Setup of run 1:
Design BallCompetition, start of the top module:
module BallCompetition(
    input	wire clk,					 
    input   wire rstn,					 
    input	wire	[3:0]  sw_in,  	 
    input   wire  [2:0]  key_in,		 
    output	wire	[1:0]  reg_ab,  	 
    output  wire  [7:0]  led_time,	 
    output  [8:0]  seg_led_1,			 
	 output  [8:0]  seg_led_2			 
);
For scale: roughly 1300 cells after synthesis, roughly 11000 µm² of cells after synthesis.
clock: 6.97 ns
lec_check: 0
cap_margin: 15
cell_pad_in_sites_global_placement: 1
core_aspect_ratio: 1.37
core_margin: 9
core_utilization: 40
cts_cluster_diameter: 382
cts_cluster_size: 20
gpl_routability_driven: 1
gpl_timing_driven: 1
hold_slack_margin: 0.11
min_routing_layer: met1
place_density_lb_addon: 0.0
setup_slack_margin: 0.85
slew_margin: 20
tns_end_percent: 55
run.sh (not shown) runs the stock make flow with config.mk's settings and CLKGATE_MAP_FILE=.
Run 1 finished every step from synthesis to the final layout, and the layout passed the timing, DRC and antenna checks.
## Diff of input files: run 2 against run 1
- clearing CELL_PAD_IN_SITES_GLOBAL_PLACEMENT, which used to be 1
- clearing GPL_ROUTABILITY_DRIVEN, which used to be 1
- clearing MIN_ROUTING_LAYER, which used to be met1
- clearing TNS_END_PERCENT, which used to be 55
- clearing CORE_ASPECT_RATIO, which used to be 1.37
- clearing CTS_CLUSTER_DIAMETER, which used to be 382
- clearing HOLD_SLACK_MARGIN, which used to be 0.11
- clearing SETUP_SLACK_MARGIN, which used to be 0.85
- swapping 9 for 2 in CORE_MARGIN
- swapping 40 for 64 in CORE_UTILIZATION
- clearing PLACE_DENSITY_LB_ADDON, which used to be 0.0
- clearing GPL_TIMING_DRIVEN, which used to be 1
- swapping 20 for 99 in CTS_CLUSTER_SIZE
- swapping 15 for 20 in CAP_MARGIN
- swapping 6.97 for 5.49 in the clock period (ns, I/O delays scaled along)
==> results <==
Between run 2 and run 1, the difference in number of sinks driven by the clock tree is negligible.
Looking at startpoint of the most critical setup path, the sw_in[2] result is from run 2; the sw_in[3] one comes from run 1.
Run 2 was carried through to the last stage, and its layout satisfied the timing, DRC and antenna checks.
Run 1 was smaller in final cell area than run 2.
Leakage power (run 2 vs. run 1) increases by more than 10%
In the reports for run 2 and run 1, the larger smallest setup slack after layout belongs to run 1.
For run 3, these inputs were changed with respect to run 2:
- CTS_CLUSTER_SIZE no longer set, was 99
- CORE_UTILIZATION now 9, was 64
- the clock period (ns, I/O delays scaled along) now 11.3, was 5.49
--- outcome ---
- CTS sink count across run 2 and run 3: no real change.
- In run 3, core utilization before placement is lower than in run 2.
- Compared with run 2, in run 3 count of vias placed by the detailed router dropped about 10%; max-slew headroom at the worst pin dropped 2.3 points; weighted congestion reported at the end of routability-driven placement dropped 11%; cell area after layout climbed 1.3%.
- The worst reg-to-reg path cell count of run 3 falls short of that of run 2 by about 23%.
- Comparing non-clock buffer area fraction after layout for run 2 and run 3, the smaller number came from run 3.
- Sequential share of layout area in run 3 is 0.37 points below run 2.
- Relative to run 2, wire length on met2 decreased by 5.3% in run 3.


Starting RTL as in the previous note.
make LEC_CHECK=0 ABC_AREA=1 CAP_MARGIN=20 CORE_ASPECT_RATIO=1.08 CORE_MARGIN=2 CORE_UTILIZATION=72 CTS_CLUSTER_DIAMETER=393 CTS_CLUSTER_SIZE=15 MAX_ROUTING_LAYER=met5 PLACE_DENSITY_LB_ADDON=0.24 SETUP_SLACK_MARGIN=-0.15 SLEW_MARGIN=20 TNS_END_PERCENT=30 finish   # period 4.45 ns
The first run produced a layout that fails on negative setup slack.
Change:
ABC_AREA = unset   (was 1)
CORE_ASPECT_RATIO = unset   (was 1.08)
CORE_UTILIZATION = 52   (was 72)
CTS_CLUSTER_DIAMETER = unset   (was 393)
CTS_CLUSTER_SIZE = unset   (was 15)
MAX_ROUTING_LAYER = unset   (was met5)
PLACE_DENSITY_LB_ADDON = unset   (was 0.24)
SETUP_SLACK_MARGIN = unset   (was -0.15)
TNS_END_PERCENT = unset   (was 30)
clock period = 6.3 ns   (was 4.45 ns; I/O delays follow)
With this change the flow completed with no timing, DRC or antenna violations. Power drops by about 40%. Clock power drops by about 34%. Final cell count drops by about 15%. Die size climbs by about 35%. Register-to-register slack is better by 1200 ps. Wire length drops by 14%. Setup slack is better by 420 ps. Utilization drops by 29 points.
Change:
ABC_AREA = 0   (was unset)
CORE_UTILIZATION = 72   (was 52)
CTS_CLUSTER_DIAMETER = 388   (was unset)
CTS_CLUSTER_SIZE = 100   (was unset)
PLACE_DENSITY = 0.39   (was unset)
SETUP_SLACK_MARGIN = 1.53   (was unset)
TNS_END_PERCENT = 10   (was unset)
=>
- die size falls by a quarter to a third
- critical path depth goes down by 2
- setup slack improves by 740 ps
- global-route usage goes up by 15 points
- core utilization came out higher by 28 points
- first-iteration DRC count is higher by well over a third
- power grows by a few percent
- combinational power rises by about a fifth
- worst hold slack gets better by 9.0 ps
- fmax rose by about a fifth


north:
BallCompetition again, from the RTL that the note above started with.
export LEC_CHECK = 0
export ABC_AREA = 1
export CAP_MARGIN = 20
export CORE_MARGIN = 2
export CORE_UTILIZATION = 72
export CTS_CLUSTER_DIAMETER = 395
export CTS_CLUSTER_SIZE = 100
export PLACE_DENSITY_LB_ADDON = 0.04
export SETUP_SLACK_MARGIN = 0.31
export SLEW_MARGIN = 20
export TNS_END_PERCENT = 5
create_clock -name core_clock -period 4.38 [get_ports {clk}]
north completed end to end; final checks failed (negative setup slack).
Setup changes, north to south
Settings: an added CORE_ASPECT_RATIO of 1.97; a change of SETUP_SLACK_MARGIN from 0.31 to 1.29.
Notes after the runs:
- Last weighted congestion value of the routability-driven placer for south is higher than for north.
- south -> north: count of mapped cells out of synthesis delta 0, exact match
- south terminated abnormally: global routing reported GRT-0232.
- In south, the instance count after placement with tap cells included came out 8 above the value in north.
- Comparing north and south, height of the die is lower on north.
Inputs modified between south and east:
Settings: CTS_CLUSTER_DIAMETER: 395 -> unset; CORE_ASPECT_RATIO: 1.97 -> unset; TNS_END_PERCENT: 5 -> unset; CTS_CLUSTER_SIZE: 100 -> unset; CORE_UTILIZATION: 72 -> 65; SETUP_SLACK_MARGIN: 1.29 -> unset.
### Flow results
Delta (east minus south): worst setup slack before clock tree synthesis shows an increase of 26 ps; chip width went up 46%; post-cts resize count now smaller; standard cell core area higher; number of cells in Yosys stat ~0 delta.
I/O pin total came out exactly the same in south and east.
[east] initial core utilization fell 5.8 points relative to south
east ran in full, but the layout does not pass; the checks complain about negative setup slack.
Reported for south and east, simple logic cell fraction of the synthesized area turned out identical to the last digit.
In the metrics for south and east, the one carrying the higher die area is east.
Input changes introduced in west (baseline for comparison: east):
Settings: clearing PLACE_DENSITY_LB_ADDON, which used to be 0.04; clearing ABC_AREA, which used to be 1; swapping 65 for 62 in CORE_UTILIZATION; swapping 4.38 for 6.62 in the clock period (ns, I/O delays scaled along).
Notes after the runs:
west has fraction of area in non-clock buffers below what east had.
Compared with east, in west wire length now smaller, detailed-route wire length on metal 1 went down by about 3.6%, final worst-path setup slack shows an increase of 630 ps.
Compared with east, west improves worst hold slack.
Placement row count is higher on west
~same maximum clock skew at final layout in east and west
west completed end to end with timing, DRC and antenna clean.
Changes observed in west relative to east: yosys-reported design area after synthesis went down by 190 sq um; met2 layer usage reported by global route went down by 6.1 points.
Global routing usage summed across all routing layers for west: 0.63 points down relative to east


exp/fjord:
Starting RTL as in the previous note.
Settings: LEC_CHECK=0, ABC_AREA=1, CAP_MARGIN=20, CORE_ASPECT_RATIO=1.08, CORE_MARGIN=5, CORE_UTILIZATION=69, CTS_CLUSTER_DIAMETER=294, CTS_CLUSTER_SIZE=98, MAX_ROUTING_LAYER=met5, PLACE_DENSITY_LB_ADDON=0.29, SETUP_SLACK_MARGIN=-0.39, SLEW_MARGIN=20, TNS_END_PERCENT=30; clock period 5.45 ns.
> inputs changed (exp/fjord -> exp/onyx)
Settings: a deleted TNS_END_PERCENT that had been 30; a deleted SETUP_SLACK_MARGIN that had been -0.39; a deleted MAX_ROUTING_LAYER that had been met5; a change of CORE_MARGIN from 5 to 2; a deleted CTS_CLUSTER_DIAMETER that had been 294; a deleted CORE_ASPECT_RATIO that had been 1.08; a deleted PLACE_DENSITY_LB_ADDON that had been 0.29; a change of CORE_UTILIZATION from 69 to 40; a deleted ABC_AREA that had been 1; a deleted CTS_CLUSTER_SIZE that had been 98; a change of the clock period (ns, I/O delays scaled along) from 5.45 to 7.86.
==> results <==
Non-clock buffer count in exp/onyx vs exp/fjord: down 42%
Going from exp/fjord to exp/onyx, routed metal-1 wirelength went up by 23%; worst hold slack has decreased; global-route wire length before repair went up 4.8%.
exp/onyx vs exp/fjord, termination of the worst setup path: u_Display.seg_data_1_reg[0]$_DFFE_PN0P_ vs u_Display.seg_data_2_reg[3]$_DFFE_PN0P_
Of the two candidates, exp/fjord has the worse design internal power and exp/onyx the better one.
On normalized max-slew margin: between exp/fjord and exp/onyx, it ends up higher for exp/fjord.
Modified inputs, exp/garnet compared to exp/onyx
Settings: swapping 40 for 66 in CORE_UTILIZATION; swapping 7.86 for 6.7 in the clock period (ns, I/O delays scaled along).
### Flow results
exp/garnet ends up with higher clock network power consumption than exp/onyx does. Looking at largest fanout on the critical path, exp/garnet sits 3 below exp/onyx. Compare exp/onyx and exp/garnet | number of antenna violations at the first check in global routing lower: exp/garnet.
#### Input delta (exp/quartz over exp/garnet)
Settings: changing CORE_UTILIZATION from 66 to 27; changing the clock period (ns, I/O delays scaled along) from 6.7 to 7.86.
Notes after the runs:
Looking at switching share of power across exp/garnet and exp/quartz, the one that comes out lower is exp/quartz.
Relative to exp/garnet, initial detailed-routing violation count decreased by about 34% in exp/quartz.
The clock power share of exp/quartz exceeds that of exp/garnet by 0.3 points.
The global-route wire length before repair on exp/garnet is in line with that on exp/quartz.
The higher sequential share of layout area came out of exp/garnet.
The run showing the smaller aggregate routed wire length is exp/garnet.
Looking at minimum setup slack in the final design, exp/quartz sits 380 ps above exp/garnet.
Flip-flop and latch count after synthesis came out exactly the same in exp/garnet and exp/quartz.
Going from exp/garnet to exp/quartz, the layout clock buffer count was found to have gone up by 1.
Die size delta for exp/quartz relative to exp/garnet: 0.025 mm2 higher
Any difference in worst clock skew between exp/quartz and exp/garnet is small enough to ignore.


== v55 ==
Starting RTL as in the previous note.
==> flow/design.v (excerpt) <==
module BallCompetition(
    input	wire clk,					 
    input   wire rstn,					 
    input	wire	[3:0]  sw_in,  	 
    input   wire  [2:0]  key_in,		 
    output	wire	[1:0]  reg_ab,  	 
    output  wire  [7:0]  led_time,	 
    output  [8:0]  seg_led_1,			 
	 output  [8:0]  seg_led_2			 
);
export LEC_CHECK = 0
export ABC_AREA = 1
export CAP_MARGIN = 20
export CORE_ASPECT_RATIO = 0.5
export CORE_MARGIN = 5
export CORE_UTILIZATION = 69
export CTS_CLUSTER_DIAMETER = 294
export CTS_CLUSTER_SIZE = 98
export MAX_ROUTING_LAYER = met5
export PLACE_DENSITY_LB_ADDON = 0.29
export SETUP_SLACK_MARGIN = -0.19
export SLEW_MARGIN = 20
export TNS_END_PERCENT = 30
create_clock -name core_clock -period 5.45 [get_ports {clk}]
[inputs] v42 vs v55
- CTS_CLUSTER_SIZE: 98 -> 100
- ABC_AREA: 1 -> unset
- CTS_CLUSTER_DIAMETER: 294 -> 280
- CORE_ASPECT_RATIO: 0.5 -> 1.77
- CORE_MARGIN: 5 -> 2
- SETUP_SLACK_MARGIN: -0.19 -> unset
- MAX_ROUTING_LAYER: met5 -> unset
- GPL_ROUTABILITY_DRIVEN: unset -> 0
- the clock period (ns, I/O delays scaled along): 5.45 -> 10.0
Results
- v55 → v42: hold slack held steady, arrival time reported for the critical path endpoint now larger, via count moved down, power share of the combinational group -6.9 points.
- Compared with v55, v42 shows setup slack after layout higher by 1.59 ns.
- Run comparison: v55 source of the critical timing path sw_in[1]; v42 source of the critical timing path sw_in[2]
- In summary, v42 completed successfully, with a layout that passed the timing, DRC and antenna checks.
## Diff of input files: v4 against v42
- CORE_UTILIZATION now 63, was 69
- PLACE_DENSITY_LB_ADDON no longer set, was 0.29
- CORE_ASPECT_RATIO now 0.5, was 1.77
==> results <==
Vias: v4 below v42. Diff v42 -> v4 | cell count | increase of 44. Power density over cell area for v4 is higher than for v42.
## Diff of input files: v5 against v4
- a change of CORE_ASPECT_RATIO from 0.5 to 1.37
- an added HOLD_SLACK_MARGIN of 0.11
- a change of CORE_UTILIZATION from 63 to 40
- a deleted CTS_CLUSTER_SIZE that had been 100
- a deleted TNS_END_PERCENT that had been 30
- a deleted CTS_CLUSTER_DIAMETER that had been 280
==> results <==
- Going from v4 to v5, the final critical path time including I/O delays and setup was found to have gone down by 0.11 ns.
- Against v4, v5 reports a first-iteration DRC count that is lower.
- Changes observed in v5 relative to v4: combinational share of power comparable; final area now larger.
The following lists how v26 was set up differently from v5:
- removing HOLD_SLACK_MARGIN (formerly 0.11)
- removing CORE_ASPECT_RATIO (formerly 1.37)
- removing GPL_ROUTABILITY_DRIVEN (formerly 0)
- changing the clock period (ns, I/O delays scaled along) from 10.0 to 10.5
Notes after the runs:
- v26 finished every step from synthesis to the final layout, and the layout passed the timing, DRC and antenna checks.
- When v26 is set beside v5, its smallest setup slack after layout turns out to be 0.60 ns larger.
- Between v5 and v26, the fraction of standard cell area that is sequential figures differ only marginally.
- v26 vs. v5: via count -55, overall power of the completed layout -3.0%, post-synthesis share of cell area spent on full adders, half adders and majority gates ~0 delta, stage delay of the slowest cell on the critical path -0.02 ns.
- v26 against v5; non-clock buffer count is up by a few percent.
For v53, these inputs were changed with respect to v26:
- an added CTS_CLUSTER_DIAMETER of 103
- an added CTS_CLUSTER_SIZE of 36
- a change of CORE_UTILIZATION from 40 to 72
- a change of the clock period (ns, I/O delays scaled along) from 10.5 to 6.7
## What came out
When the final numbers for v26 and v53 were put side by side, the clock power turned out to be smaller in v26.
Actual transition at the worst max-transition pin (higher): v26
Global-route wire length before repair for v53: 4.9% up relative to v26
Summary of v53 over v26: via count grew by 915; design area has increased; routed wire length increased by 6.6% relative to the old numbers.
v26 has a lower met2 layer wire length in the routed design than v53.
Worst-case hold slack (v53 over v26): increase, 0.020 ns


## job 4352
Starting RTL as in the previous note.
export LEC_CHECK = 0
export ABC_AREA = 1
export CAP_MARGIN = 20
export CELL_PAD_IN_SITES_DETAIL_PLACEMENT = 1
export CELL_PAD_IN_SITES_GLOBAL_PLACEMENT = 1
export CORE_ASPECT_RATIO = 1.08
export CORE_MARGIN = 10
export CORE_UTILIZATION = 28
export CTS_CLUSTER_DIAMETER = 86
export CTS_CLUSTER_SIZE = 15
export GPL_TIMING_DRIVEN = 0
export MAX_ROUTING_LAYER = met5
export MIN_ROUTING_LAYER = met2
export PLACE_DENSITY_LB_ADDON = 0.01
export SETUP_SLACK_MARGIN = 0.34
export SLEW_MARGIN = 20
export TNS_END_PERCENT = 30
create_clock -name core_clock -period 4.86 [get_ports {clk}]
The inputs of job 2923 differ from those of job 4352 as listed below.
- changing CORE_ASPECT_RATIO from 1.08 to 1.46
- changing SLEW_MARGIN from 20 to 30
- changing CTS_CLUSTER_SIZE from 15 to 16
- changing CORE_MARGIN from 10 to 3
- changing CELL_PAD_IN_SITES_DETAIL_PLACEMENT from 1 to 2
- changing the clock period (ns, I/O delays scaled along) from 4.86 to 13.1
Results
Compare job 2923 and job 4352 | worst setup slack higher: job 2923
Compared with job 4352, job 2923 shows a higher length of routed met2 wiring.
Job 2923 vs. job 4352: actual transition at the worst max-transition pin grew by 170 ps, power has decreased, net count reported at finish shrank by about 6%.
On job 2923: number of buffers inserted to repair setup after CTS is 67 lower than what job 4352 gave.
Job 2923 and job 4352 ended up with roughly the same worst hold slack.
On signal arrival time at the worst endpoint: between job 2923 and job 4352, it ends up higher for job 2923.
[diff] final design instance area without fill, job 2923 relative to job 4352: improvement
Routed via count (lower): job 2923
diff inputs: job 2923 => job 3208
- MIN_ROUTING_LAYER removed (was met2)
- CORE_MARGIN changed from 3 to 2
- CELL_PAD_IN_SITES_DETAIL_PLACEMENT removed (was 2)
- CTS_CLUSTER_DIAMETER removed (was 86)
- SLEW_MARGIN changed from 30 to 20
- SETUP_SLACK_MARGIN removed (was 0.34)
- CELL_PAD_IN_SITES_GLOBAL_PLACEMENT removed (was 1)
- CORE_UTILIZATION changed from 28 to 40
- TNS_END_PERCENT removed (was 30)
- PLACE_DENSITY_LB_ADDON removed (was 0.01)
- ABC_AREA removed (was 1)
- CTS_CLUSTER_SIZE removed (was 16)
- GPL_TIMING_DRIVEN removed (was 0)
- CORE_ASPECT_RATIO removed (was 1.46)
- MAX_ROUTING_LAYER removed (was met5)
- the clock period (ns, I/O delays scaled along) changed from 13.1 to 10.0
[summary]
Job 3208 | stages: all done | timing, DRC, antenna: all pass
Looking only at clock buffer count in the final layout, and setting everything else aside, the higher value of job 2923 and job 3208 goes to job 2923.
[compare] base=job 2923 new=job 3208: combinational share of power down 7.0 points; combinational fraction of the cell area higher.
Taking job 2923 as the reference, in job 3208 per-instance average area after synthesis went up by 1.3 sq um; worst hold slack roughly the same; met3 capacity usage during global routing went down.
diff inputs: job 3208 => job 7181
- changing CORE_UTILIZATION from 40 to 24
- setting CELL_PAD_IN_SITES_DETAIL_PLACEMENT to 1 for the first time
- changing CAP_MARGIN from 20 to 25
- setting CELL_PAD_IN_SITES_GLOBAL_PLACEMENT to 3 for the first time
==> results <==
The flow did not stop early for job 7181: all stages ran, and the layout cleared the timing, DRC and antenna checks.
Final non-filler cell total, job 7181 vs job 3208: up by more than 10%
Between job 3208 and job 7181, placed wire-length estimate after detailed placement is lower for job 3208, job 7181 comes in above that.
A top layer used by detailed routing of met5 is what job 3208 shows, while met4 belongs to job 7181.
Job 3208 → job 7181: via count rose about 1%; final routed wire length divided by cell count has increased; worst relative slew slack +3.0 points; count of clock-net buffers in the final layout fell by 1.
Looking at job 3208 and job 7181, the share of total power in combinational logic is a wash.
Diff job 3208 -> job 7181: power moved up, summed area of non-filler cells in the final layout picked up an extra 3.3%.
## Diff of input files: job 2872 against job 7181
- ABC_AREA newly set to 1
- CORE_MARGIN changed from 2 to 9
- MAX_ROUTING_LAYER newly set to met5
- HOLD_SLACK_MARGIN newly set to -0.08
- MIN_ROUTING_LAYER newly set to met2
- GPL_TIMING_DRIVEN newly set to 0
- the clock period (ns, I/O delays scaled along) changed from 10.0 to 7.16
--- outcome ---
For job 7181, the most heavily used metal layer in global routing was met2, unlike job 2872, where it was met3. Final cell area: job 2872 above job 7181. As of job 2872, total power had risen by more than half compared to job 7181. Sort job 2872 and job 7181 by internal power component, descending, and job 2872 comes first. Job 7181 → job 2872: portion of the layout cell area used by non-clock buffers higher, largest stage delay on the critical path lower, met2 routing resource usage after global routing went down 2.8 points. Comparing job 2872 and job 7181, power consumed by sequential cells is lower on job 7181. The growth of design area from synthesis to finish reported for job 2872 is greater than that of job 7181 by 1.4 points. Per the comparison of job 2872 with job 7181, number of standard cells after synthesis moved up; register area roughly the same; portion of total power attributed to combinational logic +7.5 points.
Power is estimated from default activity; no workload was simulated.
